## design/flow/run.sh

```bash
#!/bin/bash
# the make line also repeats each setting of config.mk as NAME=value (left out here)
make -C /OpenROAD-flow-scripts/flow DESIGN_CONFIG=/design/flow/config.mk WORK_HOME=/design/flow/orfs CLKGATE_MAP_FILE= finish
```

## design/flow/config.mk

```make
export PLATFORM = sky130hd
export DESIGN_NAME = seq_mult
export DESIGN_NICKNAME = seq_mult
export VERILOG_FILES = /design/flow/design.v
export SDC_FILE = /design/flow/constraint.sdc
export NUM_CORES = 4
export LEC_CHECK = 0
export CAP_MARGIN = 20
export CORE_MARGIN = 2
export CORE_UTILIZATION = 58
export SETUP_SLACK_MARGIN = 0.08
export SLEW_MARGIN = 20
```

## design/flow/constraint.sdc

```tcl
create_clock -name core_clock -period 1.64 [get_ports {clk}]
set_input_delay 0.3280 -clock core_clock [delete_from_list [all_inputs] [get_ports {clk}]]
set_output_delay 0.3280 -clock core_clock [all_outputs]
set_load 0.01 [all_outputs]
```

## design/flow/design.v

```verilog
module seq_mult(d, done, clk, a, b, go, reset);
  parameter n=32, log2n=5;
  output [2*n-1:0] d;
  output reg done;
	input clk;
	input [n-1:0] a, b;
	input go, reset;
	reg c;
	reg [n-1:0] p, q, m;
	reg [log2n:0]count;
	reg [n:0] sum;
	reg [log2n:0] count_n;
	always @(posedge clk, posedge reset)
		if(reset == 1) begin
			done <= 0;
		end
    else if(reset == 0) begin
			if(go) begin
				c <= 0;
        p <= 0;
				q <= a;
				m <= b;
				done <= 0;
				count <= n;
      end
			else if (!done) begin
				if (q[0] == 0) begin
					sum = 0 + p; 
				end
				else begin
					sum = m + p; 
				end
				{c,p,q} <= {sum,q} >> 1;
				count_n = count - 1;
				count <= count_n;
				if (count_n == 0) begin
					done <= 1;
				end
			end
		end
	assign d = {p,q};
endmodule
```

==> notes.md, run 1 <==
Notes from the flow run.

Yosys:
- The run gives the count of warnings emitted by yosys as 1.
- The run puts the simple-gate share of the synthesized area at 11.0%.
- In this run, the synthesized area fraction spent on adder and majority cells is recorded as 7.61%.
- The run puts the aoi/oai-family share of the synthesized area at 16.3%.
- The biggest area contributor in the post-synthesis netlist is sky130_fd_sc_hd__edfxtp_1.
- The run puts the async set-reset flop share out of synthesis at 0.971%.
- The run puts the cell total in the yosys stat output at 491.
- After synthesis the cells add up to 5860 µm².
- The synthesis report names the predominant flop master as sky130_fd_sc_hd__edfxtp_1.
- The run gives the net count after synthesis as 593.
- The cell-mix breakdown from Yosys lists the XOR/XNOR area share as 2.84%.
- By area, the combinational part of the netlist is dominated by AND-OR/OR-AND gates.
- Summed over its instances, the top area cell type makes up 52.3% of the synthesized netlist area.
- Synthesis instantiated 60 different standard cells from the library.
- The run puts the post-synth tally of flip-flops with integrated enable at 102.
- The run puts the portion of the post-synthesis area used by sequential elements at 52.7%.
- After synthesis, the share of cell area in mux cells is 7.69%.
- The run puts the total cell area reported by yosys after synthesis at 5860 µm².
- The synthesized instance count is 491.
- By area the synthesized netlist is led by sky130_fd_sc_hd__edfxtp_1, sky130_fd_sc_hd__ha_1, sky130_fd_sc_hd__mux2_2, sky130_fd_sc_hd__a21oi_1, sky130_fd_sc_hd__nor2_1.
- The run gives the mean area per synthesized cell as 11.9 µm².
- Sorting the synthesized cells by how often they occur yields sky130_fd_sc_hd__edfxtp_1, sky130_fd_sc_hd__nor2_1, sky130_fd_sc_hd__ha_1, sky130_fd_sc_hd__nand2_1, sky130_fd_sc_hd__a21oi_1.
- By instance count, the leading cell after synthesis is sky130_fd_sc_hd__edfxtp_1.
- The run gives the register bit total from synthesis as 103.

Run status:
- The run stopped with a tool error.
- The flow stopped in global routing.
- The first error in the log reads "[ERROR GRT-0232] Routing congestion too high. Check the congestion heatmap in the GUI".

Die:
- The floorplan report gives the top-level pin count as 132.
- The run puts the overall chip area at 10900 µm².
- The run gives the placeable core region as 9770 µm².
- The run puts the width of the die at 104 µm.
- The run gives the standard-cell row count as 36.
- The run gives the die height as 104 µm.
- The run gives the initial cell density of the core as 59.9%.

Clock tree:
- The tree is rooted in a sky130_fd_sc_hd__clkbuf_8.
- The run puts the number of buffers on the longest clock path at 2.
- The run gives the number of sinks handled by clock tree synthesis as 103.
- The run gives the H-tree depth reported by CTS as 3.
- The run puts the number of clock buffers inserted by TritonCTS at 9.

Place:
- The run gives the final weighted congestion in routability-driven placement as 0.913.
- The run gives the placement-stage worst setup slack as -1.12 ns.
- The run gives the quantity of I/O buffers inserted on ports as 131.
- The wire-length estimate of the detail-placed layout is 14400 µm.
- Per the placement report, the placed cell count is 883.

GRT:
- The run puts the total routing usage reported by global routing at 64.7%.
- The run gives the residual overflow from global routing as 9.
## what timing repair did
item	CTS
buffers inserted	33
endpoints found under the setup margin	99
pin swaps	14
gates resized	191
hold buffers	0
cloned	0
## metal layers
layer	overflow	global-route usage (%)
met2	3	88.6
met3	0	39.9
met4	6	70.8
met5	0	0
met1	0	63.1
## metrics by stage
| step | TNS [ns] | power, W | hold WS [ns] | utilization (%) | instance area (µm²) |
|---|---|---|---|---|---|
| after floorplan | -51.24 | 0.00467 | 0.0567 | - | 5940 |
| after global placement | -21.14 | 0.00600 | 0.558 | 86.7 | 8470 |
| after detailed placement | -25.87 | 0.00615 | 0.573 | 86.7 | 8470 |
| after CTS | -23.25 | 0.00798 | 0.174 | 92.3 | 9020 |
==> inputs of run 2 (changes only) <==
ABC_AREA = 1   (was not set)
CAP_MARGIN = 0   (was 20)
CELL_PAD_IN_SITES_DETAIL_PLACEMENT = 0   (was not set)
CORE_UTILIZATION = 17   (was 58)
MIN_ROUTING_LAYER = met2   (was not set)
PLACE_DENSITY_LB_ADDON = 0.12   (was not set)
SETUP_SLACK_MARGIN = 1.13   (was 0.08)
clock period = 4.5 ns   (was 1.64 ns; I/O delays follow)
==> run 2 against run 1 <==
Synthesized cell count grew 76%. Die size rose to 3.7 times the previous value. Synthesized area increased by 12%. The run now finishes clean.
==> notes.md, run 2 <==
Results of the full flow below.

Critical path:
- The run puts the critical path required time at 3.60 ns.
- The most critical setup path has its startpoint at q[0].
- The timing report lists the critical path depth as 2 cells.
- The launch point of the worst register-to-register path is recorded as p[0].
- The run puts the length in cells of the worst reg-to-reg path at 10.
- On the critical path the largest part of the delay comes from buffers and inverters.
- Per the post-run analysis, buffers plus inverters along the critical path come to 2.
- Looking at the reg2reg group, the worst path ends at p[27].
- The setup path with the least slack is of type register to primary output.
- The run gives the setup slack of the most critical reg-to-reg path as 1.88 ns.
- STA classifies the critical path endpoint as a primary output.
- For reference, the critical path cell chain is buf_4 -> clkdlybuf4s50_1.
- The run gives the kind of launch point of the worst setup path as a register.
- In this run the worst setup path terminates at d[0].
- Among all stages on the critical path, the largest delay is contributed by sky130_fd_sc_hd__clkdlybuf4s50_1.
- The largest single stage delay on the critical path is 0.66 ns.
- Data arrives at the worst endpoint at 1.88 ns.
- The run puts the largest driver fanout on the critical path at 49.

Yosys:
- The post-synth tally of flip-flops with integrated enable came to 102 (unchanged).
- The cell count after synthesis is 866 (+76%).
- The run puts the count of warnings emitted by yosys at 1 (unchanged).
- The run gives the cell taking the most area after synthesis as sky130_fd_sc_hd__edfxtp_1.
- By count the netlist is led by sky130_fd_sc_hd__nand2_1, sky130_fd_sc_hd__inv_1, sky130_fd_sc_hd__edfxtp_1.
- The run gives the portion of the post-synthesis area used by sequential elements as 47.1% (-5.6 points).
- The cell total in the yosys stat output is 866 (+76%).
- The run puts the register bit total from synthesis at 103 (unchanged).
- The run gives the mean area per synthesized cell as 7.57 µm² (-37%).
- The run puts the share of cell area taken by muxes after synthesis at 0% (-7.7 points).
- For this run, the leading register cell type out of synthesis is sky130_fd_sc_hd__edfxtp_1.
- By area, the combinational part of the netlist is dominated by simple AND/OR/NAND/NOR gates.
- The area fraction of the dominant cell type after synthesis was 46.7% (-5.6 points).
- The run puts the share of the synthesized netlist area taken by xor and xnor gates at 2.54% (-0.30 points).
- The run puts the number of distinct library cells after synthesis at 28 (-53%).
- The run puts the cell area after synthesis at 6550 µm² (+12%).
- Ranked by total cell area, the synthesized netlist is headed by sky130_fd_sc_hd__edfxtp_1, sky130_fd_sc_hd__nand2_1, sky130_fd_sc_hd__inv_1, sky130_fd_sc_hd__ha_1, sky130_fd_sc_hd__nor2_1.
- The run gives the most common cell in the netlist as sky130_fd_sc_hd__nand2_1.
- The run gives the simple-gate share of the synthesized area as 30.1% (+19 points).
- The run gives the area fraction in full adders, half adders and majority gates as 6.80% (-0.81 points).
- The net count after synthesis came to 968 (+63%).
- The run gives the async set-reset flop share out of synthesis as 0.971% (unchanged).
- The run puts the aoi/oai-family share of the synthesized area at 3.95% (-12 points).
- The run gives the total cell area reported by yosys after synthesis as 6550 µm² (+12%).

STA:
- The run puts the clock period minus final worst setup slack at 2.78 ns.
- For reference, the final report shows the hold violation count at 0.
- The run gives the max-slew violation total from the final report as 0.
- Setup repair after global routing left no endpoint under its margin.
- The final timing report counts setup violations totalling 0.
- The run gives the maximum clock skew at final layout as 0.0151 ns.
- The run gives the slew of the pin with the lowest slew margin as 0.821 ns.
- Dividing the final minimum period by the clock period gives 61.7%.
- The run gives the fmax as 360 MHz.
- The run puts the smallest hold slack at 0.550 ns.
- Setup total negative slack on the finished layout was measured at 0 ns.
- In this run the tightest slew margin relative to its limit is 45.2%.

Drt:
- In the routed design, unresolved DRC markers number 0.
- The run puts the number of vias per cell at 5.22.
- The run gives the number of violations reported at the end of detailed-routing iteration 0 as 730.
- The count of nets left with antenna violations once routing finished came out at 0.
- The run puts the total routed wirelength at 22500 µm.
- The run puts the via count at 7906.
- TritonRoute output was used to compute an average wire per cell of 14.8 µm.
- The run puts the number of detailed-route iterations in the first pass at 38.

Clock tree:
- The count of buffers added by post-CTS timing repair for setup came to 0 (-100%).
- The run puts the clock input transition at the sequential cells of the worst setup and hold paths at 0.09 ns.
- The total of hold buffers inserted after clock tree synthesis came to 0 (unchanged).
- The count of cells resized by post-cts repair is 0 (-100%).
- The run gives the worst-skew pair later-pin latency as 0.37 ns.
- TritonCTS built the clock tree.
- The number of buffers on the longest clock path was 2 (unchanged).
- The H-tree depth reported by CTS was 3 (unchanged).
- The number of clock buffers inserted by TritonCTS came to 9 (unchanged).
- CTS placed an instance of sky130_fd_sc_hd__clkbuf_16 at the clock tree root.
- The run gives the number of sinks handled by clock tree synthesis as 103 (unchanged).

Power:
- The run puts the leakage power summed over all cells at 4.12 nW.
- Looking at the power breakdown, combinational cells take 29.6% of the total.
- The run gives the total power per unit cell area as 333 nW/µm².
- The run puts the switching share of total power at 35.3%.
- The run gives the power attributed to the clock group as 0.000854 W.
- The run puts the relative contribution of the clock network to total power at 29.1%.
- The run gives the largest vdd supply drop as 172 µV.
- The power report lists cell-internal power as 0.00190 W.
- After layout, the design draws a total of 0.00294 W.
- The run gives the power drawn by the sequential cells as 0.00122 W.
- For this design the total switching power over the nets is 0.00104 W.
- The run puts the combinational power at 0.000869 W.
- The run gives the sequential cell fraction of total power as 41.4%.
- The run gives the power group with the highest consumption as sequential cells.

Die:
- The run puts the die height at 200 µm (+92%).
- The overall chip area was 40100 µm² (+270%).
- The standard-cell row count was 71 (+97%).
- The run puts the initial cell density of the core at 17.3% (-43 points).
- The run puts the placeable core region at 37800 µm² (+290%).
- The run puts the I/O pin total at 132 (unchanged).
- The width of the die is 200 µm (+92%).

Place:
- The quantity of I/O buffers inserted on ports was 131 (unchanged).
- The run gives the total cell area at the placement stage as 8500 µm² (+0.25%).
- The run gives the final weighted congestion in routability-driven placement as 0.778 (-15%).
- The run gives the detailed placer's ending HPWL as 16400 µm (+14%).

Flow run:
- The run gives the max-cap violation count as 0.
- The run gives the total number of warnings across the stage logs as 27.

Layout:
- The run gives the post-route standard cell area excluding fillers as 8830 µm².
- The run gives the number of nets at the end of the flow as 1098.
- The flow measured a signed area growth from synthesis to layout of 34.7%.
- The run gives the number of filler instances in the final layout as 4306.

GRT:
- The run puts the total routing usage reported by global routing at 16.9%.
- The run gives the number of antenna violations at the first check in global routing as 0.
- The run gives the wire length of the first global-routing pass as 33900 µm.
- The via count of the first global-routing pass came to 8922.
- Entering global routing, the biggest net connects 63 pins.
- The run puts the residual overflow from global routing at 0.

Worst hold path:
- The run gives the source of the worst hold timing path as q[11].
- The run gives the worst min-delay path class as register to register.
- Hold analysis lists the worst path endpoint as q[10].
- The run gives the number of stages on the worst hold path as 2.

Run status:
- The flow ran to the end and the layout has no timing, DRC or antenna violations.
run 2: routing by layer:
metal | GRT usage [%] | wire length [µm]
met3 | 25.9 | 10600
met2 | 18.3 | 11100
met5 | 3.21 | 147
met1 | - | 0
met4 | 2.54 | 640
run 2: layout make-up:
cell class              instances  area [µm²]  area share [%]
diodes                          2        5.00          0.0567
repair buffers                136        1380            15.6
flip-flops and latches        103        3090            35.0
multi-input cells             597        2860            32.4
clock buffers                   9         225            2.55
well taps                     511         639            7.24
inverters                     149         559            6.33
clock inverters                 7        77.6           0.878
run 2: metrics by stage:
step,utilization (%),setup WS [ns],cells
5_1_grt,23.3,1.64,1512
2_1_floorplan,-,1.26,866
4_1_cts,23.2,1.71,1511
6_report,23.3,1.72,1514
3_3_place_gp,22.4,1.63,1495
3_5_place_dp,22.4,1.60,1495
==> inputs of run 3 (changes only) <==
ABC_AREA = not set   (was 1)
CAP_MARGIN = 20   (was 0)
CELL_PAD_IN_SITES_DETAIL_PLACEMENT = not set   (was 0)
CORE_UTILIZATION = 64   (was 17)
MIN_ROUTING_LAYER = not set   (was met2)
PLACE_DENSITY_LB_ADDON = not set   (was 0.12)
SETUP_SLACK_MARGIN = -0.23   (was 1.13)
clock period = 2.23 ns   (was 4.5 ns; I/O delays follow)
==> run 3 against run 2 <==
The flow now stops in clock tree synthesis. Synthesized cell count fell by 43%. Die size shrank 75%. Synthesized area is 11% lower.
==> notes.md, run 3 <==
Notes from the flow run.

Yosys:
- Looking at area per cell type in the netlist, the leader is sky130_fd_sc_hd__edfxtp_1.
- After synthesis, the cell types taking the most area are sky130_fd_sc_hd__edfxtp_1, sky130_fd_sc_hd__ha_1, sky130_fd_sc_hd__mux2_2, sky130_fd_sc_hd__a21oi_1, sky130_fd_sc_hd__nor2_1.
- The post-synth tally of flip-flops with integrated enable is 102 (unchanged).
- The run puts the net count after synthesis at 593 (-39%).
- The run gives the portion of the post-synthesis area used by sequential elements as 52.7% (+5.6 points).
- The run gives the register bit total from synthesis as 103 (unchanged).
- The run puts the async set-reset flop share out of synthesis at 0.971% (unchanged).
- The run gives the area fraction in full adders, half adders and majority gates as 7.61% (+0.81 points).
- The run gives the aoi/oai-family share of the synthesized area as 16.3% (+12 points).
- The run gives the share of the synthesized netlist area taken by xor and xnor gates as 2.84% (+0.30 points).
- The run gives the total cell area reported by yosys after synthesis as 5860 µm² (-11%).
- The run gives the cell total in the yosys stat output as 491 (-43%).
- The run puts the cell area after synthesis at 5860 µm² (-11%).
- The run gives the number of distinct library cells after synthesis as 60 (+110%).
- The share of cell area taken by muxes after synthesis came to 7.69% (+7.7 points).
- The area fraction of the dominant cell type after synthesis was 52.3% (+5.6 points).
- The run gives the most common cell in the netlist as sky130_fd_sc_hd__edfxtp_1.
- The run puts the mean area per synthesized cell at 11.9 µm² (+58%).
- The run gives the main combinational cell family by area after synthesis as AND-OR/OR-AND gates.
- Per the synth stats, the flop cell with the highest instance count is sky130_fd_sc_hd__edfxtp_1.
- The run gives the simple-gate share of the synthesized area as 11.0% (-19 points).
- The count of warnings emitted by yosys was 1 (unchanged).
- After synthesis, the most frequently instantiated cells are sky130_fd_sc_hd__edfxtp_1, sky130_fd_sc_hd__nor2_1, sky130_fd_sc_hd__ha_1, sky130_fd_sc_hd__nand2_1, sky130_fd_sc_hd__a21oi_1.
- The run puts the cell count after synthesis at 491 (-43%).

Place:
- The run puts the final weighted congestion in routability-driven placement at 0.969 (+25%).
- The run gives the placement-stage worst setup slack as -0.589 ns (-2.19 ns).
- The run gives the quantity of I/O buffers inserted on ports as 131 (unchanged).
- The placed cell count is 830 (-44%).
- The total cell area at the placement stage is 8170 µm² (-3.8%).
- The detailed placer's ending HPWL was 14700 µm (-10%).

Die:
- The overall chip area was 9930 µm² (-75%).
- The standard-cell row count was 34 (-52%).
- The run puts the I/O pin total at 132 (unchanged).
- The run puts the initial cell density of the core at 66.5% (+49 points).
- The run gives the width of the die as 99.7 µm (-50%).
- The run puts the placeable core region at 8810 µm² (-77%).
- The die height was 99.7 µm (-50%).

Run status:
- Per the run summary, the flow got no further than clock tree synthesis.
- The first error in the log reads "[ERROR DPL-0038] Utilization greater than 100%, impossible to legalize".
- The run stopped with a tool error.
## run 3: stage by stage
stage,power (W),TNS (ns)
after floorplan,0.00341,-13.62
after detailed placement,0.00446,-8.36
after global placement,0.00430,-4.45
==> inputs of run 4 (changes only) <==
ABC_AREA = 1   (was not set)
CAP_MARGIN = 10   (was 20)
CORE_UTILIZATION = 72   (was 64)
CTS_CLUSTER_DIAMETER = 357   (was not set)
GPL_TIMING_DRIVEN = 1   (was not set)
HOLD_SLACK_MARGIN = 0.29   (was not set)
MAX_ROUTING_LAYER = met5   (was not set)
MIN_ROUTING_LAYER = met1   (was not set)
PLACE_DENSITY = 0.62   (was not set)
SETUP_SLACK_MARGIN = -0.06   (was -0.23)
SLEW_MARGIN = 25   (was 20)
TNS_END_PERCENT = 95   (was not set)
==> run 4 against run 3 <==
The flow stops in global routing. Die size decreased by 0.49%. Synthesized area up 12%. Synthesized cell count is 76% higher.
==> notes.md, run 4 <==
Notes from the flow run.

Die:
- The run gives the overall chip area as 9880 µm² (-0.49%).
- The run puts the placeable core region at 8760 µm² (-0.48%).
- The run gives the die height as 99.4 µm (-0.25%).
- The run puts the width of the die at 99.4 µm (-0.25%).
- The initial cell density of the core is 74.8% (+8.3 points).
- The run gives the standard-cell row count as 34 (unchanged).
- The I/O pin total was 132 (unchanged).

Yosys:
- In the post-synthesis netlist, the biggest area contributors are sky130_fd_sc_hd__edfxtp_1, sky130_fd_sc_hd__nand2_1, sky130_fd_sc_hd__inv_1, sky130_fd_sc_hd__ha_1, sky130_fd_sc_hd__nor2_1.
- The aoi/oai-family share of the synthesized area was 3.95% (-12 points).
- The run gives the simple-gate share of the synthesized area as 30.1% (+19 points).
- The run puts the area fraction in full adders, half adders and majority gates at 6.80% (-0.81 points).
- The run gives the post-synth tally of flip-flops with integrated enable as 102 (unchanged).
- The total cell area reported by yosys after synthesis was 6550 µm² (+12%).
- The run puts the share of the synthesized netlist area taken by xor and xnor gates at 2.54% (-0.30 points).
- The run gives the portion of the post-synthesis area used by sequential elements as 47.1% (-5.6 points).
- The run gives the cell taking the most area after synthesis as sky130_fd_sc_hd__edfxtp_1.
- The run puts the area fraction of the dominant cell type after synthesis at 46.7% (-5.6 points).
- After synthesis, the largest family of logic cells by area is simple AND/OR/NAND/NOR gates.
- The async set-reset flop share out of synthesis came to 0.971% (unchanged).
- The run gives the predominant post-synthesis flop cell as sky130_fd_sc_hd__edfxtp_1.
- The run gives the cell count after synthesis as 866 (+76%).
- The mean area per synthesized cell came to 7.57 µm² (-37%).
- The run puts the number of distinct library cells after synthesis at 28 (-53%).
- The run gives the share of cell area taken by muxes after synthesis as 0% (-7.7 points).
- The run gives the cell area after synthesis as 6550 µm² (+12%).
- Sorting the synthesized cells by how often they occur yields sky130_fd_sc_hd__nand2_1, sky130_fd_sc_hd__inv_1, sky130_fd_sc_hd__edfxtp_1.
- The run gives the net count after synthesis as 968 (+63%).
- The count of warnings emitted by yosys was 1 (unchanged).
- The run puts the register bit total from synthesis at 103 (unchanged).
- The run gives the most common cell in the netlist as sky130_fd_sc_hd__nand2_1.
- The cell total in the yosys stat output is 866 (+76%).

Clock tree:
- The run gives the total of hold buffers inserted after clock tree synthesis as 0.
- The run puts the H-tree depth reported by CTS at 3.
- The run gives the number of sinks handled by clock tree synthesis as 103.
- Per the CTS log, the root buffer master is sky130_fd_sc_hd__clkbuf_8.
- The run puts the number of clock buffers inserted by TritonCTS at 9.
- The run gives the number of buffers on the longest clock path as 2.
- Per the repair_timing log after CTS, setup buffers inserted total 0.

Place:
- The detailed placer's ending HPWL is 14100 µm (-4.3%).
- The run gives the quantity of I/O buffers inserted on ports as 131 (unchanged).
- The run puts the final weighted congestion in routability-driven placement at 1.15 (+18%).
- The total cell area at the placement stage came to 8070 µm² (-1.2%).

Run status:
- The first error in the log reads "[ERROR GRT-0232] Routing congestion too high. Check the congestion heatmap in the GUI".
- The run stopped with a tool error.
- It got as far as global routing and failed there.

GRT:
- The run puts the residual overflow from global routing at 548.
- Global routing used 92.7% of the available tracks across all layers.
[run 4: metrics by stage]
step	util [%]	worst slack, ns	cells	setup TNS (ns)
after floorplan	-	-0.126	866	-8.79
after global placement	92.1	0.0919	1096	0
after detailed placement	92.1	-0.0775	1096	-0.119
after CTS	94.7	-0.0581	1112	-0.195
[run 4: what timing repair did]
item,4_1_cts
resized,8
cloned,0
setup endpoints to repair,9
[run 4: layer usage]
metal / track usage (%) / overflow
met1: 86.4 / 1
met4: 109 / 171
met5: 15.9 / 0
met3: 70.5 / 4
met2: 116 / 372
==> inputs of run 5 (changes only) <==
ABC_AREA = not set   (was 1)
CAP_MARGIN = 20   (was 10)
CORE_UTILIZATION = 57   (was 72)
CTS_CLUSTER_DIAMETER = not set   (was 357)
GPL_TIMING_DRIVEN = not set   (was 1)
HOLD_SLACK_MARGIN = not set   (was 0.29)
MAX_ROUTING_LAYER = not set   (was met5)
MIN_ROUTING_LAYER = not set   (was met1)
PLACE_DENSITY = not set   (was 0.62)
PLACE_DENSITY_LB_ADDON = 0.02   (was not set)
SETUP_SLACK_MARGIN = not set   (was -0.06)
SLEW_MARGIN = 20   (was 25)
TNS_END_PERCENT = not set   (was 95)
clock period = 2.8 ns   (was 2.23 ns; I/O delays follow)
==> run 5 against run 4 <==
Now clean on timing, DRC and antenna. Synthesized cell count shrank 43%. Synthesized area shrank 11%. Die size rose by 12%.
==> notes.md, run 5 <==
Results of the full flow below.

Worst hold path:
- The run gives the worst min-delay path class as input port to asynchronous set/reset pin.

Clock tree:
- The run puts the clock input transition at the sequential cells of the worst setup and hold paths at 0.10 ns.
- The run puts the worst-skew pair later-pin latency at 0.40 ns.
- The run gives the number of buffers on the longest clock path as 2 (unchanged).
- The total of hold buffers inserted after clock tree synthesis came to 0 (unchanged).
- TritonCTS built the clock tree.
- The run puts the number of sinks handled by clock tree synthesis at 103 (unchanged).
- The H-tree depth reported by CTS came to 3 (unchanged).
- The run puts the number of clock buffers inserted by TritonCTS at 9 (unchanged).
- CTS placed an instance of sky130_fd_sc_hd__clkbuf_8 at the clock tree root.

Flow run:
- The run gives the max-cap violation count as 0.
- The tool warning count for the run is 29.

Critical path:
- The run gives the setup slack of the most critical reg-to-reg path as 0.09 ns.
- For the worst setup path, the data arrival time is 2.87 ns.
- The run gives the length in cells of the worst reg-to-reg path as 10.
- The worst setup path is launched from a register.
- Looking at the reg2reg group, the worst path ends at p[29].
- The capture point of the critical path was reported as p[29].
- The critical path is of the register to register type.
- The critical path crosses 10 cells after its start point.
- The cell sequence reported for the critical path is ha_1 -> fa_2 -> a21o_1 -> nand4_1 -> a211oi_2 -> a311oi_2 -> buf_4 -> nand3b_1 -> a21oi_1 -> mux2_1.
- The run gives the slowest stage cell on the critical path as sky130_fd_sc_hd__edfxtp_1.
- STA classifies the critical path endpoint as a register.
- The run gives the critical path required time as 2.96 ns.
- In this design, the stage delay of the slowest critical-path cell is 0.41 ns.
- The run gives the largest driver fanout on the critical path as 4.
- The run gives the startpoint of the worst setup timing path as p[0].
- Per STA, the worst path accumulates the most delay in the family adder cells.
- In this run the critical register-to-register path is launched from p[0].
- The run puts the sum of buffers and inverters on the critical path at 1.

STA:
- The run gives the clock period minus final worst setup slack as 2.71 ns.
- The run puts the relative slew slack at 33.0%.
- The run gives the fmax as 368 MHz.
- The run puts the maximum clock skew at final layout at 0.0141 ns.
- The run gives the total setup violations reported at the end of the flow as 0.
- Summed over all failing endpoints, the final setup total negative slack is 0 ns.
- The run puts the worst-case setup margin in the final layout at 0.0855 ns.
- The run gives the number of hold violations in the final report as 0.
- In the final report, the number of pins over their slew limit comes to 0.
- Post-route period utilization is reported as 96.9%.
- The transition time recorded at the tightest slew-check pin is 1.00 ns.

Yosys:
- The simple-gate share of the synthesized area came to 11.0% (-19 points).
- The run gives the mean area per synthesized cell as 11.9 µm² (+58%).
- The run gives the cell count after synthesis as 491 (-43%).
- The run gives the total cell area reported by yosys after synthesis as 5860 µm² (-11%).
- The run gives the predominant post-synthesis flop cell as sky130_fd_sc_hd__edfxtp_1.
- The count of warnings emitted by yosys was 1 (unchanged).
- The cell type that accounts for the most area after synthesis is sky130_fd_sc_hd__edfxtp_1.
- The run gives the aoi/oai-family share of the synthesized area as 16.3% (+12 points).
- The run gives the register bit total from synthesis as 103 (unchanged).
- The run gives the area fraction in full adders, half adders and majority gates as 7.61% (+0.81 points).
- The cell area after synthesis was 5860 µm² (-11%).
- For reference, the top cells by area after synthesis are sky130_fd_sc_hd__edfxtp_1, sky130_fd_sc_hd__ha_1, sky130_fd_sc_hd__mux2_2, sky130_fd_sc_hd__a21oi_1, sky130_fd_sc_hd__nor2_1.
- The run puts the number of distinct library cells after synthesis at 60 (+110%).
- The run gives the share of cell area taken by muxes after synthesis as 7.69% (+7.7 points).
- The run gives the most common cell in the netlist as sky130_fd_sc_hd__edfxtp_1.
- The area fraction of the dominant cell type after synthesis came to 52.3% (+5.6 points).
- The run puts the net count after synthesis at 593 (-39%).
- The synthesis run identifies the leading combinational cell family as AND-OR/OR-AND gates.
- The cell total in the yosys stat output was 491 (-43%).
- The async set-reset flop share out of synthesis came to 0.971% (unchanged).
- The post-synth tally of flip-flops with integrated enable came to 102 (unchanged).
- The share of the synthesized netlist area taken by xor and xnor gates came to 2.84% (+0.30 points).
- The run gives the portion of the post-synthesis area used by sequential elements as 52.7% (+5.6 points).
- After synthesis, the most frequently instantiated cells are sky130_fd_sc_hd__edfxtp_1, sky130_fd_sc_hd__nor2_1, sky130_fd_sc_hd__ha_1, sky130_fd_sc_hd__nand2_1, sky130_fd_sc_hd__a21oi_1.

Power:
- Of the total power, combinational logic draws 30.1%.
- The run gives the power drawn by the sequential cells as 0.00194 W.
- The run puts the combinational power at 0.00126 W.
- Summed over the clock group, the power is 0.000976 W.
- The switching component of the power was reported as 0.00127 W.
- The power report puts the leakage power at 2.91 nW.
- The run puts the total internal power at 0.00290 W.
- The run puts the total power per unit cell area at 545 nW/µm².
- The run puts the relative contribution of the clock network to total power at 23.4%.
- The analysis reports a worst IR drop on VDD of 407 µV.
- The run puts the total design power at 0.00418 W.
- The run puts the switching share of total power at 30.5%.
- The run gives the sequential cell fraction of total power as 46.5%.
- The biggest slice of the total power is consumed by sequential cells.

Layout:
- The area growth from synthesis to layout is 30.9%.
- The final report lists a non-filler cell total of 776.
- The run gives the post-route standard cell area excluding fillers as 7660 µm².
- The filler cells instantiated in the layout total 642.
- The run gives the number of nets at the end of the flow as 740.

Run status:
- The flow ran to the end and the layout has no timing, DRC or antenna violations.

Die:
- The run puts the I/O pin total at 132 (unchanged).
- The run gives the die height as 105 µm (+6.0%).
- The standard-cell row count is 36 (+5.9%).
- The run gives the initial cell density of the core as 59.4% (-15 points).
- The run puts the overall chip area at 11100 µm² (+12%).
- The run puts the placeable core region at 9860 µm² (+13%).
- The run puts the width of the die at 105 µm (+6.0%).

Place:
- The run puts the placed cell count at 757 (-31%).
- The detailed placer's ending HPWL is 10300 µm (-27%).
- The run puts the final weighted congestion in routability-driven placement at 0.921 (-20%).
- The run gives the total cell area at the placement stage as 7430 µm² (-8.0%).
- The quantity of I/O buffers inserted on ports was 131 (unchanged).
- The run puts the placement-stage worst setup slack at 0.0350 ns (+0.112 ns).

Drt:
- The run puts the number of antenna diodes at 0.
- After detailed routing, the total wire length is 14500 µm.
- The run puts the tally of nets with antenna violations remaining after routing at 0.
- Detailed routing inserted a total of 4542 vias.
- The run puts the number of vias per cell at 5.85.
- According to the report, the first pass of detailed routing completed in 5 iterations.
- The run puts the DRC violation count after routing at 0.
- In this run, the number of DRC markers left after iteration 0 of detailed routing was 261.
- Dividing the detail-routed wire length by the instance count gives 18.7 µm.

GRT:
- The run puts the wire length of the first global-routing pass at 23300 µm.
- The number of antenna violations at the first check in global routing came to 0.
- The run puts the via count of the first global-routing pass at 4703.
- The run puts the residual overflow from global routing at 0.
- The run gives the maximum number of pins on one net before global-route repair as 48.
- Summed over all routing layers, the global router reports a total usage of 26.8%.
[run 5: per-stage QoR]
step           util, %  hold slack [ns]
6_report          77.7            0.474
3_3_place_gp      75.3            0.554
4_1_cts           77.3            0.466
5_1_grt           77.7            0.476
2_1_floorplan        -            0.289
3_5_place_dp      75.3            0.565
[run 5: area by class of cell]
| class | instances | area (µm²) | share of cell area [%] |
|---|---|---|---|
| Inverter | 11 | 41.3 | 0.539 |
| Clock buffer | 11 | 131 | 1.71 |
| Tap cell | 133 | 166 | 2.17 |
| Multi-Input combinational cell | 360 | 2690 | 35.1 |
| Clock inverter | 5 | 66.3 | 0.865 |
| Sequential cell | 103 | 3090 | 40.3 |
| Timing Repair Buffer | 153 | 1480 | 19.4 |
[run 5: timing repair]
item / CTS / global route
setup endpoints to repair: 0 / 8
gates resized: 0 / 4
hold endpoints to repair: 0 / 0
buffers inserted: 0 / 3
[run 5: metal layers]
metal	vias up	track usage, %	wire length, µm
li1	2187	-	-
met1	2142	33.4	5940
met2	194	42.8	6810
met3	19	11.1	1500
met4	0	7.81	238
met5	-	0	0
==> inputs of run 6 (changes only) <==
CORE_UTILIZATION = 40   (was 57)
PLACE_DENSITY = 0.6   (was not set)
PLACE_DENSITY_LB_ADDON = not set   (was 0.02)
SETUP_SLACK_MARGIN = 0.65   (was not set)
clock period = 2.94 ns   (was 2.8 ns; I/O delays follow)
==> run 6 against run 5 <==
Critical path type unchanged. Clock power increased by 26%. Flip-flop count unchanged. Clock skew decreased by 0.0034 ns.
==> notes.md, run 6 <==
Results of the full flow below.

Yosys:
- The run puts the number of distinct library cells after synthesis at 60 (unchanged).
- The total cell area reported by yosys after synthesis was 5860 µm² (unchanged).
- The largest total area in the synthesized netlist belongs to sky130_fd_sc_hd__edfxtp_1.
- The run gives the post-synth tally of flip-flops with integrated enable as 102 (unchanged).
- Yosys attributes the largest share of cell area to sky130_fd_sc_hd__edfxtp_1, sky130_fd_sc_hd__ha_1, sky130_fd_sc_hd__mux2_2, sky130_fd_sc_hd__a21oi_1, sky130_fd_sc_hd__nor2_1.
- The run gives the area fraction of the dominant cell type after synthesis as 52.3% (unchanged).
- The cell area after synthesis came to 5860 µm² (unchanged).
- The run gives the most common cell in the netlist as sky130_fd_sc_hd__edfxtp_1.
- The run puts the cell count after synthesis at 491 (unchanged).
- The run gives the area fraction in full adders, half adders and majority gates as 7.61% (unchanged).
- The run puts the count of warnings emitted by yosys at 1 (unchanged).
- The async set-reset flop share out of synthesis is 0.971% (unchanged).
- The run gives the mean area per synthesized cell as 11.9 µm² (unchanged).
- The run gives the share of the synthesized netlist area taken by xor and xnor gates as 2.84% (unchanged).
- The run puts the simple-gate share of the synthesized area at 11.0% (unchanged).
- The run puts the register bit total from synthesis at 103 (unchanged).
- The synthesis run shows the most used standard cells to be sky130_fd_sc_hd__edfxtp_1, sky130_fd_sc_hd__nor2_1, sky130_fd_sc_hd__ha_1, sky130_fd_sc_hd__nand2_1, sky130_fd_sc_hd__a21oi_1.
- The run puts the portion of the post-synthesis area used by sequential elements at 52.7% (unchanged).
- Post-synth the commonest register cell is sky130_fd_sc_hd__edfxtp_1.
- The run puts the share of cell area taken by muxes after synthesis at 7.69% (unchanged).
- The run puts the net count after synthesis at 593 (unchanged).
- The run puts the aoi/oai-family share of the synthesized area at 16.3% (unchanged).
- The run puts the cell total in the yosys stat output at 491 (unchanged).
- After synthesis, the largest family of logic cells by area is AND-OR/OR-AND gates.

Critical path:
- The run gives the length in cells of the worst reg-to-reg path as 9 (-1).
- The run gives the startpoint of the worst register-to-register path as p[10].
- Grouping stages by cell kind, the critical path spends the most delay in AND-OR/OR-AND gates.
- In this run the critical register-to-register path is captured at p[29].
- The run puts the largest driver fanout on the critical path at 6 (+2).
- The worst setup path is captured at a register.
- The worst setup path is launched from a register.
- The setup slack of the most critical reg-to-reg path is 0.30 ns (+0.22 ns).
- In this run the critical path is formed by ha_4 -> and3_4 -> nand4_1 -> a211oi_2 -> a311oi_2 -> buf_4 -> nand3b_1 -> a21oi_2 -> mux2_4.
- The run gives the end point of the critical path as p[29].
- Per STA, the startpoint of the critical path is p[10].
- The delay of the slowest cell on the worst path is 0.45 ns (+0.04 ns).
- The run puts the data arrival time of the critical path at 2.75 ns (-0.12 ns).
- The run puts the cell count along the critical path at 9 (-1).
- The setup path with the least slack is of type register to register.
- The run gives the critical path required time as 3.05 ns (+0.09 ns).
- The timing report shows that the slowest cell on the worst path is sky130_fd_sc_hd__edfxtp_1.
- The run puts the sum of buffers and inverters on the critical path at 1 (unchanged).

Die:
- The placeable core region was 14400 µm² (+46%).
- The run puts the width of the die at 125 µm (+19%).
- The overall chip area is 15600 µm² (+41%).
- The run puts the I/O pin total at 132 (unchanged).
- The run gives the standard-cell row count as 44 (+22%).
- The initial cell density of the core came to 40.6% (-19 points).
- The run puts the die height at 125 µm (+19%).

STA:
- The run puts the fmax at 379 MHz (+2.9%).
- The run puts the relative slew slack at 37.1% (+4.1 points).
- The post-route fraction of the period consumed by the critical path came to 89.7% (-7.2 points).
- Setup repair after global routing could not meet its margin everywhere.
- The run gives the slew of the pin with the lowest slew margin as 0.941 ns (-0.0622 ns).
- The smallest hold slack was 0.512 ns (+0.0381 ns).
- The clock period minus final worst setup slack is 2.64 ns (-0.0773 ns).
- The run gives the total setup violations reported at the end of the flow as 0 (unchanged).
- The run puts the number of hold violations in the final report at 0 (unchanged).
- The run gives the final sum of negative setup slack as 0 ns (unchanged).
- The run puts the max-slew violation total from the final report at 0 (unchanged).
- The maximum clock skew at final layout was 0.0107 ns (-0.00339 ns).

Drt:
- The run puts the number of detailed-route iterations in the first pass at 5 (unchanged).
- The run gives the number of antenna diodes as 0 (unchanged).
- The via count came to 4754 (+4.7%).
- The tally of nets with antenna violations remaining after routing was 0 (unchanged).
- The run puts the average wire per cell in the routed design at 18.7 µm (about the same).
- The run puts the number of violations reported at the end of detailed-routing iteration 0 at 262 (+0.38%).
- The run puts the DRC violation count after routing at 0 (unchanged).
- The run puts the number of vias per cell at 5.53 (-5.4%).
- The total routed wirelength was 16000 µm (+11%).

Power:
- The run gives the power drawn by the sequential cells as 0.00187 W (-4%).
- The run gives the switching share of total power as 30.0% (-0.43 points).
- The switching power summed over all nets came to 0.00138 W (+8.6%).
- The sequential cell fraction of total power was 40.7% (-5.8 points).
- Per report_power, the top consumer among the power groups is sequential cells.
- The leakage power summed over all cells was 3.17 nW (+8.9%).
- The run gives the combinational group share of total power as 32.6% (+2.5 points).
- The run puts the power attributed to the clock group at 0.00123 W (+26%).
- The relative contribution of the clock network to total power is 26.8% (+3.4 points).
- The combinational power was 0.00150 W (+19%).
- The run puts the largest vdd supply drop at 417 µV (+2.4%).
- The run gives the total internal power as 0.00322 W (+11%).
- The total power per unit cell area was 535 nW/µm² (-1.9%).

Place:
- The run puts the quantity of I/O buffers inserted on ports at 131 (unchanged).
- The run gives the final weighted congestion in routability-driven placement as 0.909 (-1.3%).
- The detailed placer's ending HPWL is 10800 µm (+5.0%).

Worst hold path:
- The run gives the worst min-delay path class as input port to asynchronous set/reset pin.

Clock tree:
- The run gives the CTS tree as done.
- The H-tree depth reported by CTS came to 3 (unchanged).
- The clock input transition at the sequential cells of the worst setup and hold paths came to 0.07 ns (-0.03 ns).
- The worst-skew pair later-pin latency is 0.36 ns (-0.04 ns).
- The run gives the clock tree root driver cell as sky130_fd_sc_hd__clkbuf_16.
- The total of hold buffers inserted after clock tree synthesis was 0 (unchanged).
- The run gives the number of buffers on the longest clock path as 2 (unchanged).
- The number of sinks handled by clock tree synthesis is 103 (unchanged).
- The number of clock buffers inserted by TritonCTS came to 9 (unchanged).

Layout:
- The combinational gate area was 3210 µm² (+19%).
- The run puts the number of filler instances in the final layout at 1212 (+89%).
- The run puts the layout-stage area growth over the synthesis result at 47.0%.
- The run gives the number of nets at the end of the flow as 773 (+4.5%).
- The run puts the flip-flop and latch area at 3090 µm² (unchanged).

Run status:
- The run finished with no timing, DRC or antenna violations.

GRT:
- The run gives the wire length of the first global-routing pass as 25200 µm (+8.5%).
- The run puts the via count of the first global-routing pass at 4809 (+2.3%).
- The run gives the residual overflow from global routing as 0 (unchanged).
- The total routing usage reported by global routing was 20.4% (-6.4 points).
- The run gives the number of antenna violations at the first check in global routing as 0 (unchanged).
- The run gives the maximum number of pins on one net before global-route repair as 43 (-10%).

Flow run:
- The total number of warnings across the stage logs came to 30 (+3.4%).
- The run puts the max-cap violation count at 0 (unchanged).
[run 6: cell type report]
type                    count  area share [%]
repair buffers            186            20.2
well taps                 184            2.67
clock buffers               9            2.62
clock inverters             6           0.799
flip-flops and latches    103            35.9
multi-input cells         360            37.3
inverters                  11           0.538
[run 6: per-layer routing]
| metal | global-route usage [%] | vias to the layer above | part of all wire (%) |
|---|---|---|---|
| met3 | 8.64 | 17 | 9.6 |
| met5 | 0 | - | 0 |
| met4 | 5.03 | 0 | 1.3 |
| met1 | 27.0 | 2301 | 43 |
| met2 | 31.2 | 172 | 46 |
| li1 | - | 2264 | - |
[run 6: repair_timing]
item / CTS / global route
pin swaps: 28 / 22
setup buffers: 30 / 12
gates resized: 60 / 30
endpoints found under the setup margin: 23 / 23
cloned: 0 / 0
[run 6: through the flow]
stage	power (W)	worst slack [ns]	instances	instance area, µm²	utilization (%)
global placement	0.00305	0.239	802	7480	51.8
global route	0.00482	0.213	859	8610	59.7
CTS	0.00451	0.295	847	8350	57.9
finish	0.00460	0.303	859	8610	59.7
floorplan	0.00260	0.410	491	5940	-
detailed placement	0.00305	0.200	802	7480	51.8
==> inputs of run 7 (changes only) <==
CORE_UTILIZATION = 72   (was 40)
CTS_CLUSTER_SIZE = 24   (was not set)
PLACE_DENSITY = 0.73   (was 0.6)
SETUP_SLACK_MARGIN = not set   (was 0.65)
clock period = 1.65 ns   (was 2.94 ns; I/O delays follow)
==> run 7 against run 6 <==
The flow now stops in global placement. Synthesized cell count unchanged. Die size down 43%. Synthesized area unchanged.
==> notes.md, run 7 <==
Notes from the flow run.

Die:
- The run gives the placeable core region as 7810 µm² (-46%).
- The run puts the I/O pin total at 132 (unchanged).
- The width of the die is 94.2 µm (-25%).
- The run puts the overall chip area at 8870 µm² (-43%).
- The run puts the die height at 94.2 µm (-25%).
- The run puts the standard-cell row count at 32 (-27%).
- The initial cell density of the core came to 75.0% (+34 points).

Yosys:
- Sorting the synthesized cells by area gives the leading types as sky130_fd_sc_hd__edfxtp_1, sky130_fd_sc_hd__ha_1, sky130_fd_sc_hd__mux2_2, sky130_fd_sc_hd__a21oi_1, sky130_fd_sc_hd__nor2_1.
- For reference, the top cells by count after synthesis are sky130_fd_sc_hd__edfxtp_1, sky130_fd_sc_hd__nor2_1, sky130_fd_sc_hd__ha_1, sky130_fd_sc_hd__nand2_1, sky130_fd_sc_hd__a21oi_1.
- The run puts the cell total in the yosys stat output at 491 (unchanged).
- The run gives the predominant post-synthesis flop cell as sky130_fd_sc_hd__edfxtp_1.
- The run puts the post-synth tally of flip-flops with integrated enable at 102 (unchanged).
- The area fraction of the dominant cell type after synthesis is 52.3% (unchanged).
- The share of cell area taken by muxes after synthesis came to 7.69% (unchanged).
- Of the combinational cells, the family taking the most area is AND-OR/OR-AND gates.
- The run puts the number of distinct library cells after synthesis at 60 (unchanged).
- The run gives the net count after synthesis as 593 (unchanged).
- The run gives the cell taking the most area after synthesis as sky130_fd_sc_hd__edfxtp_1.
- The run gives the count of warnings emitted by yosys as 1 (unchanged).
- The run puts the total cell area reported by yosys after synthesis at 5860 µm² (unchanged).
- The cell area after synthesis came to 5860 µm² (unchanged).
- Among all cell types in the netlist, the one instantiated most often is sky130_fd_sc_hd__edfxtp_1.
- The run puts the cell count after synthesis at 491 (unchanged).
- The share of the synthesized netlist area taken by xor and xnor gates was 2.84% (unchanged).
- The simple-gate share of the synthesized area is 11.0% (unchanged).
- The run gives the mean area per synthesized cell as 11.9 µm² (unchanged).
- The run gives the aoi/oai-family share of the synthesized area as 16.3% (unchanged).
- The run gives the portion of the post-synthesis area used by sequential elements as 52.7% (unchanged).
- The async set-reset flop share out of synthesis is 0.971% (unchanged).
- The run puts the register bit total from synthesis at 103 (unchanged).
- The run puts the area fraction in full adders, half adders and majority gates at 7.61% (unchanged).

Run status:
- The flow did not finish.
- The run gives the stopping stage as global placement.
- The tool reported: "[ERROR GPL-0301] Utilization 100.224 % exceeds 100%".
==> inputs of run 8 (changes only) <==
CELL_PAD_IN_SITES_DETAIL_PLACEMENT = 0   (was not set)
CELL_PAD_IN_SITES_GLOBAL_PLACEMENT = 1   (was not set)
CTS_CLUSTER_DIAMETER = 349   (was not set)
CTS_CLUSTER_SIZE = 67   (was 24)
GPL_ROUTABILITY_DRIVEN = 0   (was not set)
PLACE_DENSITY = not set   (was 0.73)
PLACE_DENSITY_LB_ADDON = 0.19   (was not set)
clock period = 2.25 ns   (was 1.65 ns; I/O delays follow)
==> run 8 against run 7 <==
The run fails in global placement without I/O. Synthesized cell count stayed put. Synthesized area is the same. Die size unchanged.
==> notes.md, run 8 <==
Notes from the flow run.

Run status:
- The run stopped with a tool error.
- The run gives the stopping stage as global placement without I/O.
- The first error in the log reads "[ERROR FLW-0024] Place density exceeds 1.0 (current PLACE_DENSITY_LB_ADDON =  0.19). Please check if the value of  PLACE_DENSITY_LB_ADDON is between 0 and 0.99".

Yosys:
- In the post-synthesis netlist, the biggest area contributors are sky130_fd_sc_hd__edfxtp_1, sky130_fd_sc_hd__ha_1, sky130_fd_sc_hd__mux2_2, sky130_fd_sc_hd__a21oi_1, sky130_fd_sc_hd__nor2_1.
- The run gives the cell area after synthesis as 5860 µm² (unchanged).
- Per the synthesis report, the dominant area consumer among library cells is sky130_fd_sc_hd__edfxtp_1.
- The run gives the count of warnings emitted by yosys as 1 (unchanged).
- The share of the synthesized netlist area taken by xor and xnor gates is 2.84% (unchanged).
- The number of distinct library cells after synthesis was 60 (unchanged).
- The register bit total from synthesis came to 103 (unchanged).
- The run puts the net count after synthesis at 593 (unchanged).
- The run puts the area fraction of the dominant cell type after synthesis at 52.3% (unchanged).
- By count the netlist is led by sky130_fd_sc_hd__edfxtp_1, sky130_fd_sc_hd__nor2_1, sky130_fd_sc_hd__ha_1, sky130_fd_sc_hd__nand2_1, sky130_fd_sc_hd__a21oi_1.
- The run gives the share of cell area taken by muxes after synthesis as 7.69% (unchanged).
- The commonest register cell is sky130_fd_sc_hd__edfxtp_1.
- The run puts the post-synth tally of flip-flops with integrated enable at 102 (unchanged).
- The run puts the mean area per synthesized cell at 11.9 µm² (unchanged).
- The run gives the async set-reset flop share out of synthesis as 0.971% (unchanged).
- The run puts the cell total in the yosys stat output at 491 (unchanged).
- The simple-gate share of the synthesized area came to 11.0% (unchanged).
- The run gives the aoi/oai-family share of the synthesized area as 16.3% (unchanged).
- The run gives the cell count after synthesis as 491 (unchanged).
- The run puts the area fraction in full adders, half adders and majority gates at 7.61% (unchanged).
- The run puts the portion of the post-synthesis area used by sequential elements at 52.7% (unchanged).
- Yosys shows that the main logic family after synthesis is AND-OR/OR-AND gates.
- The total cell area reported by yosys after synthesis is 5860 µm² (unchanged).
- The run gives the most common cell in the netlist as sky130_fd_sc_hd__edfxtp_1.

Die:
- The run gives the width of the die as 94.2 µm (unchanged).
- The run gives the initial cell density of the core as 75.0% (unchanged).
- The run puts the placeable core region at 7810 µm² (unchanged).
- The overall chip area is 8870 µm² (unchanged).
- The die height was 94.2 µm (unchanged).
- The run gives the standard-cell row count as 32 (unchanged).
==> inputs of run 9 (changes only) <==
CELL_PAD_IN_SITES_DETAIL_PLACEMENT = not set   (was 0)
CELL_PAD_IN_SITES_GLOBAL_PLACEMENT = not set   (was 1)
CORE_UTILIZATION = 70   (was 72)
CTS_CLUSTER_DIAMETER = not set   (was 349)
CTS_CLUSTER_SIZE = 30   (was 67)
GPL_ROUTABILITY_DRIVEN = not set   (was 0)
PLACE_DENSITY = 0.6   (was not set)
PLACE_DENSITY_LB_ADDON = not set   (was 0.19)
clock period = 2.88 ns   (was 2.25 ns; I/O delays follow)
==> run 9 against run 8 <==
The run fails in global routing. Die size rose by 2.7%. Synthesized area did not move. Synthesized cell count is the same.
==> notes.md, run 9 <==
Notes from the flow run.

Clock tree:
- TritonCTS reports the number of clock sinks as 103.
- The run puts the number of buffers on the longest clock path at 2.
- The run puts the H-tree depth reported by CTS at 3.
- Looking at the clock tree report, the root buffer type is sky130_fd_sc_hd__clkbuf_8.
- The post-CTS hold buffer count recorded in the log is 0.
- The run gives the number of clock buffers inserted by TritonCTS as 9.

Yosys:
- In the post-synthesis netlist, the cell with the most instances is sky130_fd_sc_hd__edfxtp_1.
- The run gives the cell count after synthesis as 491 (unchanged).
- Sorting the synthesized cells by how often they occur yields sky130_fd_sc_hd__edfxtp_1, sky130_fd_sc_hd__nor2_1, sky130_fd_sc_hd__ha_1, sky130_fd_sc_hd__nand2_1, sky130_fd_sc_hd__a21oi_1.
- The run gives the net count after synthesis as 593 (unchanged).
- Summed over all instances, the cell type with the most area after synthesis is sky130_fd_sc_hd__edfxtp_1.
- The run gives the cell area after synthesis as 5860 µm² (unchanged).
- The run puts the mean area per synthesized cell at 11.9 µm² (unchanged).
- The number of distinct library cells after synthesis came to 60 (unchanged).
- The run puts the aoi/oai-family share of the synthesized area at 16.3% (unchanged).
- The simple-gate share of the synthesized area was 11.0% (unchanged).
- The post-synth tally of flip-flops with integrated enable came to 102 (unchanged).
- The run puts the area fraction in full adders, half adders and majority gates at 7.61% (unchanged).
- The portion of the post-synthesis area used by sequential elements came to 52.7% (unchanged).
- The share of cell area taken by muxes after synthesis is 7.69% (unchanged).
- The register bit total from synthesis is 103 (unchanged).
- The run puts the share of the synthesized netlist area taken by xor and xnor gates at 2.84% (unchanged).
- The run puts the total cell area reported by yosys after synthesis at 5860 µm² (unchanged).
- Among the non-sequential cells, AND-OR/OR-AND gates take the most area.
- Sorting the synthesized cells by area gives the leading types as sky130_fd_sc_hd__edfxtp_1, sky130_fd_sc_hd__ha_1, sky130_fd_sc_hd__mux2_2, sky130_fd_sc_hd__a21oi_1, sky130_fd_sc_hd__nor2_1.
- The run gives the cell total in the yosys stat output as 491 (unchanged).
- Looking at the cell usage after synthesis, the top flip-flop cell is sky130_fd_sc_hd__edfxtp_1.
- The run gives the async set-reset flop share out of synthesis as 0.971% (unchanged).
- The run puts the area fraction of the dominant cell type after synthesis at 52.3% (unchanged).
- The run gives the count of warnings emitted by yosys as 1 (unchanged).

GRT:
- The run gives the residual overflow from global routing as 1.
- In the global route stage, overall resource usage came out at 73.6%.

Run status:
- The flow did not finish.
- The tool reported: "[ERROR GRT-0232] Routing congestion too high. Check the congestion heatmap in the GUI".
- The flow stopped in global routing.

Die:
- The run gives the die height as 95.5 µm (+1.4%).
- The initial cell density of the core was 71.6% (-3.4 points).
- The run puts the standard-cell row count at 33 (+3.1%).
- The run puts the width of the die at 95.5 µm (+1.4%).
- The overall chip area came to 9110 µm² (+2.7%).
- The placeable core region was 8180 µm² (+4.7%).
- The run puts the I/O pin total at 132.

Place:
- The run puts the quantity of I/O buffers inserted on ports at 131.
- The run gives the total cell area at the placement stage as 7350 µm².
- The run gives the detailed placer's ending HPWL as 12600 µm.
- The run puts the final weighted congestion in routability-driven placement at 1.01.
run 9: what timing repair did:
| item | in CTS |
|---|---|
| pin swaps | 2 |
| endpoints found under the setup margin | 6 |
| gates resized | 4 |
| buffers inserted | 1 |
run 9: metal layers:
metal  overflow  track usage (%)
met1          0             74.4
met4          0             69.4
met3          0             60.8
met2          1             89.3
met5          0             23.8
run 9: through the flow:
stage	worst slack (ns)	power [W]	hold WS (ns)	TNS [ns]	std cells
after global placement	0.153	0.00305	0.556	0	725
after CTS	0.00275	0.00415	0.530	0	742
after detailed placement	-0.0475	0.00314	0.579	-0.0475	725
after floorplan	0.0407	0.00264	0.305	0	491
==> inputs of run 10 (changes only) <==
CORE_UTILIZATION = 66   (was 70)
CTS_CLUSTER_SIZE = not set   (was 30)
HOLD_SLACK_MARGIN = 0.28   (was not set)
PLACE_DENSITY = not set   (was 0.6)
SETUP_SLACK_MARGIN = -0.16   (was not set)
clock period = 2.5 ns   (was 2.88 ns; I/O delays follow)
==> run 10 against run 9 <==
The run again fails in global routing. Die size is 5.8% higher. Synthesized area is the same. Synthesized cell count did not move.
==> notes.md, run 10 <==
Notes from the flow run.

Run status:
- The run stopped with a tool error.
- According to the logs, the last stage reached was global routing.
- The first error in the log reads "[ERROR DPL-0038] Utilization greater than 100%, impossible to legalize".

Yosys:
- The run puts the cell area after synthesis at 5860 µm² (unchanged).
- The run puts the count of warnings emitted by yosys at 1 (unchanged).
- The portion of the post-synthesis area used by sequential elements is 52.7% (unchanged).
- Yosys attributes the largest share of cell area to sky130_fd_sc_hd__edfxtp_1, sky130_fd_sc_hd__ha_1, sky130_fd_sc_hd__mux2_2, sky130_fd_sc_hd__a21oi_1, sky130_fd_sc_hd__nor2_1.
- The run puts the async set-reset flop share out of synthesis at 0.971% (unchanged).
- The cell count after synthesis came to 491 (unchanged).
- The run gives the most common cell in the netlist as sky130_fd_sc_hd__edfxtp_1.
- The number of distinct library cells after synthesis was 60 (unchanged).
- The share of cell area taken by muxes after synthesis was 7.69% (unchanged).
- The run gives the post-synth tally of flip-flops with integrated enable as 102 (unchanged).
- The run puts the mean area per synthesized cell at 11.9 µm² (unchanged).
- The run gives the area fraction of the dominant cell type after synthesis as 52.3% (unchanged).
- The run puts the simple-gate share of the synthesized area at 11.0% (unchanged).
- The run puts the area fraction in full adders, half adders and majority gates at 7.61% (unchanged).
- The aoi/oai-family share of the synthesized area was 16.3% (unchanged).
- The run puts the cell total in the yosys stat output at 491 (unchanged).
- The run gives the register bit total from synthesis as 103 (unchanged).
- Post-synth the commonest register cell is sky130_fd_sc_hd__edfxtp_1.
- The run gives the total cell area reported by yosys after synthesis as 5860 µm² (unchanged).
- Yosys shows that the main logic family after synthesis is AND-OR/OR-AND gates.
- The synthesis run shows the most used standard cells to be sky130_fd_sc_hd__edfxtp_1, sky130_fd_sc_hd__nor2_1, sky130_fd_sc_hd__ha_1, sky130_fd_sc_hd__nand2_1, sky130_fd_sc_hd__a21oi_1.
- The run gives the share of the synthesized netlist area taken by xor and xnor gates as 2.84% (unchanged).
- The largest total area in the synthesized netlist belongs to sky130_fd_sc_hd__edfxtp_1.
- The net count after synthesis came to 593 (unchanged).

Die:
- The placeable core region was 8680 µm² (+6.2%).
- The run gives the initial cell density of the core as 67.5% (-4.2 points).
- The run puts the I/O pin total at 132 (unchanged).
- The overall chip area came to 9640 µm² (+5.8%).
- The run puts the width of the die at 98.2 µm (+2.9%).
- The run puts the standard-cell row count at 34 (+3.0%).
- The die height was 98.2 µm (+2.9%).

Clock tree:
- The run gives the number of sinks handled by clock tree synthesis as 103 (unchanged).
- Looking at the clock tree report, the root buffer type is sky130_fd_sc_hd__clkbuf_8.
- The run puts the total of hold buffers inserted after clock tree synthesis at 0 (unchanged).
- The run puts the H-tree depth reported by CTS at 3 (unchanged).
- The run puts the number of buffers on the longest clock path at 2 (unchanged).
- The run gives the number of clock buffers inserted by TritonCTS as 9 (unchanged).

Place:
- The detailed placer's ending HPWL came to 13400 µm (+6.4%).
- The run puts the total cell area at the placement stage at 7860 µm² (+6.9%).
- The run puts the final weighted congestion in routability-driven placement at 0.942 (-6.5%).
- The run puts the quantity of I/O buffers inserted on ports at 131 (unchanged).
==> run 10: stage by stage <==
stage / power (W) / worst slack, ns / std cells / hold WS, ns
after floorplan: 0.00304 / -0.149 / 491 / 0.229
after global placement: 0.00372 / -0.119 / 793 / 0.558
after detailed placement: 0.00383 / -0.350 / 793 / 0.564
after CTS: 0.00500 / -0.240 / 820 / 0.466
==> run 10: what timing repair did <==
action / CTS
resized: 21
gates cloned: 0
setup endpoints to repair: 14
buffers inserted: 12
pin swaps: 28
==> inputs of run 11 (changes only) <==
ABC_AREA = 0   (was not set)
CAP_MARGIN = 10   (was 20)
CTS_CLUSTER_DIAMETER = 32   (was not set)
GPL_TIMING_DRIVEN = 1   (was not set)
HOLD_SLACK_MARGIN = not set   (was 0.28)
MAX_ROUTING_LAYER = met5   (was not set)
MIN_ROUTING_LAYER = met1   (was not set)
PLACE_DENSITY = 0.62   (was not set)
SETUP_SLACK_MARGIN = 0.45   (was -0.16)
SLEW_MARGIN = 25   (was 20)
TNS_END_PERCENT = 95   (was not set)
clock period = 2.23 ns   (was 2.5 ns; I/O delays follow)
==> run 11 against run 10 <==
The run fails in clock tree synthesis. Die size is the same. Synthesized area did not move. Synthesized cell count unchanged.
==> notes.md, run 11 <==
Notes from the flow run.

Run status:
- The flow did not finish.
- The run gives the stopping stage as clock tree synthesis.
- The tool reported: "[ERROR DPL-0038] Utilization greater than 100%, impossible to legalize".

Die:
- The run puts the standard-cell row count at 34 (unchanged).
- The run gives the initial cell density of the core as 67.5% (unchanged).
- The I/O pin total came to 132 (unchanged).
- The die height came to 98.2 µm (unchanged).
- The run puts the placeable core region at 8680 µm² (unchanged).
- The overall chip area is 9640 µm² (unchanged).
- The run gives the width of the die as 98.2 µm (unchanged).

Yosys:
- The run gives the area fraction of the dominant cell type after synthesis as 52.3% (unchanged).
- The run puts the share of the synthesized netlist area taken by xor and xnor gates at 2.84% (unchanged).
- The cell type that accounts for the most area after synthesis is sky130_fd_sc_hd__edfxtp_1.
- The run gives the cell area after synthesis as 5860 µm² (unchanged).
- The run puts the aoi/oai-family share of the synthesized area at 16.3% (unchanged).
- The cell total in the yosys stat output was 491 (unchanged).
- The run gives the mean area per synthesized cell as 11.9 µm² (unchanged).
- The run puts the async set-reset flop share out of synthesis at 0.971% (unchanged).
- The run puts the total cell area reported by yosys after synthesis at 5860 µm² (unchanged).
- The net count after synthesis came to 593 (unchanged).
- The run gives the predominant post-synthesis flop cell as sky130_fd_sc_hd__edfxtp_1.
- The portion of the post-synthesis area used by sequential elements came to 52.7% (unchanged).
- The run gives the register bit total from synthesis as 103 (unchanged).
- Looking at the gate-level netlist, the highest instance count belongs to sky130_fd_sc_hd__edfxtp_1.
- The run gives the main combinational cell family by area after synthesis as AND-OR/OR-AND gates.
- The share of cell area taken by muxes after synthesis came to 7.69% (unchanged).
- The main area contributors are sky130_fd_sc_hd__edfxtp_1, sky130_fd_sc_hd__ha_1, sky130_fd_sc_hd__mux2_2, sky130_fd_sc_hd__a21oi_1, sky130_fd_sc_hd__nor2_1.
- The count of warnings emitted by yosys was 1 (unchanged).
- The cell count after synthesis was 491 (unchanged).
- In the synthesized netlist, the cells that appear most often are sky130_fd_sc_hd__edfxtp_1, sky130_fd_sc_hd__nor2_1, sky130_fd_sc_hd__ha_1, sky130_fd_sc_hd__nand2_1, sky130_fd_sc_hd__a21oi_1.
- The post-synth tally of flip-flops with integrated enable is 102 (unchanged).
- The run gives the simple-gate share of the synthesized area as 11.0% (unchanged).
- The number of distinct library cells after synthesis came to 60 (unchanged).
- The run gives the area fraction in full adders, half adders and majority gates as 7.61% (unchanged).

Place:
- The placement-stage worst setup slack came to -0.579 ns (-0.229 ns).
- The run puts the placed cell count at 832 (+4.9%).
- The run puts the detailed placer's ending HPWL at 16000 µm (+19%).
- The run gives the final weighted congestion in routability-driven placement as 0.966 (+2.6%).
- The run puts the quantity of I/O buffers inserted on ports at 131 (unchanged).
-- run 11: metrics by stage --
step	area (µm²)	power (W)
2_1_floorplan	5940	0.00343
3_3_place_gp	8200	0.00430
3_5_place_dp	8200	0.00452
==> inputs of run 12 (changes only) <==
ABC_AREA = 1   (was 0)
CAP_MARGIN = 20   (was 10)
CORE_UTILIZATION = 39   (was 66)
CTS_CLUSTER_DIAMETER = 178   (was 32)
GPL_ROUTABILITY_DRIVEN = 1   (was not set)
GPL_TIMING_DRIVEN = not set   (was 1)
MAX_ROUTING_LAYER = not set   (was met5)
PLACE_DENSITY = not set   (was 0.62)
PLACE_DENSITY_LB_ADDON = 0.2   (was not set)
SETUP_SLACK_MARGIN = not set   (was 0.45)
SLEW_MARGIN = 10   (was 25)
TNS_END_PERCENT = not set   (was 95)
clock period = 3.31 ns   (was 2.23 ns; I/O delays follow)
==> run 12 against run 11 <==
The run now finishes clean. Synthesized cell count up 76%. Die size up 85%. Synthesized area up 12%.
==> notes.md, run 12 <==
Results of the full flow below.

Yosys:
- The biggest area contributor in the post-synthesis netlist is sky130_fd_sc_hd__edfxtp_1.
- The simple-gate share of the synthesized area is 30.1% (+19 points).
- For this run the top cell type by instance count after synthesis was sky130_fd_sc_hd__nand2_1.
- The number of distinct library cells after synthesis was 28 (-53%).
- The run gives the predominant post-synthesis flop cell as sky130_fd_sc_hd__edfxtp_1.
- The area fraction of the dominant cell type after synthesis came to 46.7% (-5.6 points).
- The run puts the area fraction in full adders, half adders and majority gates at 6.80% (-0.81 points).
- The share of the synthesized netlist area taken by xor and xnor gates is 2.54% (-0.30 points).
- The post-synth tally of flip-flops with integrated enable is 102 (unchanged).
- The mean area per synthesized cell was 7.57 µm² (-37%).
- The run puts the cell count after synthesis at 866 (+76%).
- The run gives the aoi/oai-family share of the synthesized area as 3.95% (-12 points).
- In the post-synthesis netlist, the biggest area contributors are sky130_fd_sc_hd__edfxtp_1, sky130_fd_sc_hd__nand2_1, sky130_fd_sc_hd__inv_1, sky130_fd_sc_hd__ha_1, sky130_fd_sc_hd__nor2_1.
- The run gives the share of cell area taken by muxes after synthesis as 0% (-7.7 points).
- The run gives the portion of the post-synthesis area used by sequential elements as 47.1% (-5.6 points).
- The run puts the async set-reset flop share out of synthesis at 0.971% (unchanged).
- The run puts the net count after synthesis at 968 (+63%).
- The run gives the register bit total from synthesis as 103 (unchanged).
- In the synthesized netlist, the cells that appear most often are sky130_fd_sc_hd__nand2_1, sky130_fd_sc_hd__inv_1, sky130_fd_sc_hd__edfxtp_1.
- The cell area after synthesis was 6550 µm² (+12%).
- The count of warnings emitted by yosys was 1 (unchanged).
- Grouping non-sequential cells by family puts the most area in simple AND/OR/NAND/NOR gates.
- The total cell area reported by yosys after synthesis is 6550 µm² (+12%).
- The run gives the cell total in the yosys stat output as 866 (+76%).

Die:
- The die height came to 134 µm (+36%).
- The run gives the standard-cell row count as 47 (+38%).
- The run puts the placeable core region at 16500 µm² (+90%).
- The I/O pin total came to 132 (unchanged).
- The overall chip area is 17900 µm² (+85%).
- The initial cell density of the core came to 39.7% (-28 points).
- The width of the die is 134 µm (+36%).

STA:
- The run puts the number of hold violations in the final report at 0.
- Across the routed clock network, the largest skew measured is 0.0120 ns.
- The max-slew check reports its worst relative slack as 51.6%.
- Setup repair after global routing left no endpoint under its margin.

Place:
- The run gives the total cell area at the placement stage as 8150 µm² (-0.60%).
- The detailed placer's ending HPWL came to 13000 µm (-19%).
- The run gives the final weighted congestion in routability-driven placement as 0.902 (-6.7%).
- The quantity of I/O buffers inserted on ports came to 131 (unchanged).

GRT:
- After global routing the overflow that remains totals 0.
- The run puts the maximum number of pins on one net before global-route repair at 63.
- The run puts the wire length of the first global-routing pass at 28500 µm.
- The via count of the first global-routing pass was 5675.

Power:
- The run puts the total internal power at 0.00264 W.
- The run puts the switching share of total power at 32.3%.
- The worst-case IR drop observed on VDD is 281 µV.
- The dominant power group in this design is sequential cells.
- Of the total power, the clock network draws 28.8%.
- The run puts the combinational group share of total power at 29.0%.
- The run puts the combinational power at 0.00113 W.

Clock tree:
- Per the skew report, the later register of the worst-skew pair sees a clock latency of 0.36 ns.
- CTS added clock buffers totalling 9.
- The run gives the CTS tree as done.
- Clock tree synthesis selected as its root buffer the cell sky130_fd_sc_hd__clkbuf_16.
- The run gives the number of buffers on the longest clock path as 2.

Critical path:
- In this design, the largest share of critical-path delay is due to simple AND/OR/NAND/NOR gates.
- The worst setup path is launched from a register.
- For reference, the critical path cell chain is ha_1 -> fa_1 -> nand3_1 -> nand3_1 -> nand3_1 -> nand3_1 -> nand3_1 -> nand2_1 -> nand2_1 -> nand3_1 -> nand2_1 -> inv_1.
- Tracing the worst setup path back leads to its startpoint at p[0].
- Per the STA report, the cell with the highest stage delay on the worst path is sky130_fd_sc_hd__fa_1.
- Counting stages on the worst path, the most repeated cell is sky130_fd_sc_hd__nand3_1.
- The worst register-to-register path has a setup slack of 0.88 ns.

Drt:
- The run puts the average wire per cell in the routed design at 14.4 µm.
- After the first detailed-routing iteration, the DRC count stood at 376.
- The run gives the number of antenna diodes as 0.
- For this block, the routed nets add up to 17500 µm of wire.

Layout:
- The run gives the post-route standard cell area excluding fillers as 8450 µm².

Run status:
- The flow ran to the end and the layout has no timing, DRC or antenna violations.

Flow run:
- The run puts the max-cap violation count at 0.

Worst hold path:
- The endpoint of the worst hold path is reported as q[16].
- The run gives the worst min-delay path class as register to register.
run 12: stage by stage:
step	utilization (%)	std cells	setup WS [ns]	total power, W	hold WS (ns)
global route	51.1	1222	0.685	0.00413	0.574
detailed placement	49.3	1206	0.942	0.00280	0.529
global placement	49.3	1206	0.988	0.00280	0.521
floorplan	-	866	0.306	0.00236	0.396
CTS	51.1	1222	0.917	0.00394	0.551
finish	51.1	1222	0.876	0.00390	0.546
run 12: layer usage:
layer | wire [µm] | up-vias | GRT usage (%)
li1 | - | 2959 | -
met1 | 8350 | 2545 | 27.4
met2 | 7620 | 170 | 32.4
met3 | 1340 | 13 | 5.75
met4 | 237 | 0 | 6.32
met5 | 0 | - | 0
run 12: layout make-up:
class | count | area [µm²]
multi-input cells | 597 | 2860
well taps | 220 | 275
flip-flops and latches | 103 | 3090
clock buffers | 9 | 225
clock inverters | 7 | 78.8
fillers | 1580 | 8070
inverters | 149 | 559
repair buffers | 137 | 1360
Power is estimated from default activity; no workload was simulated.
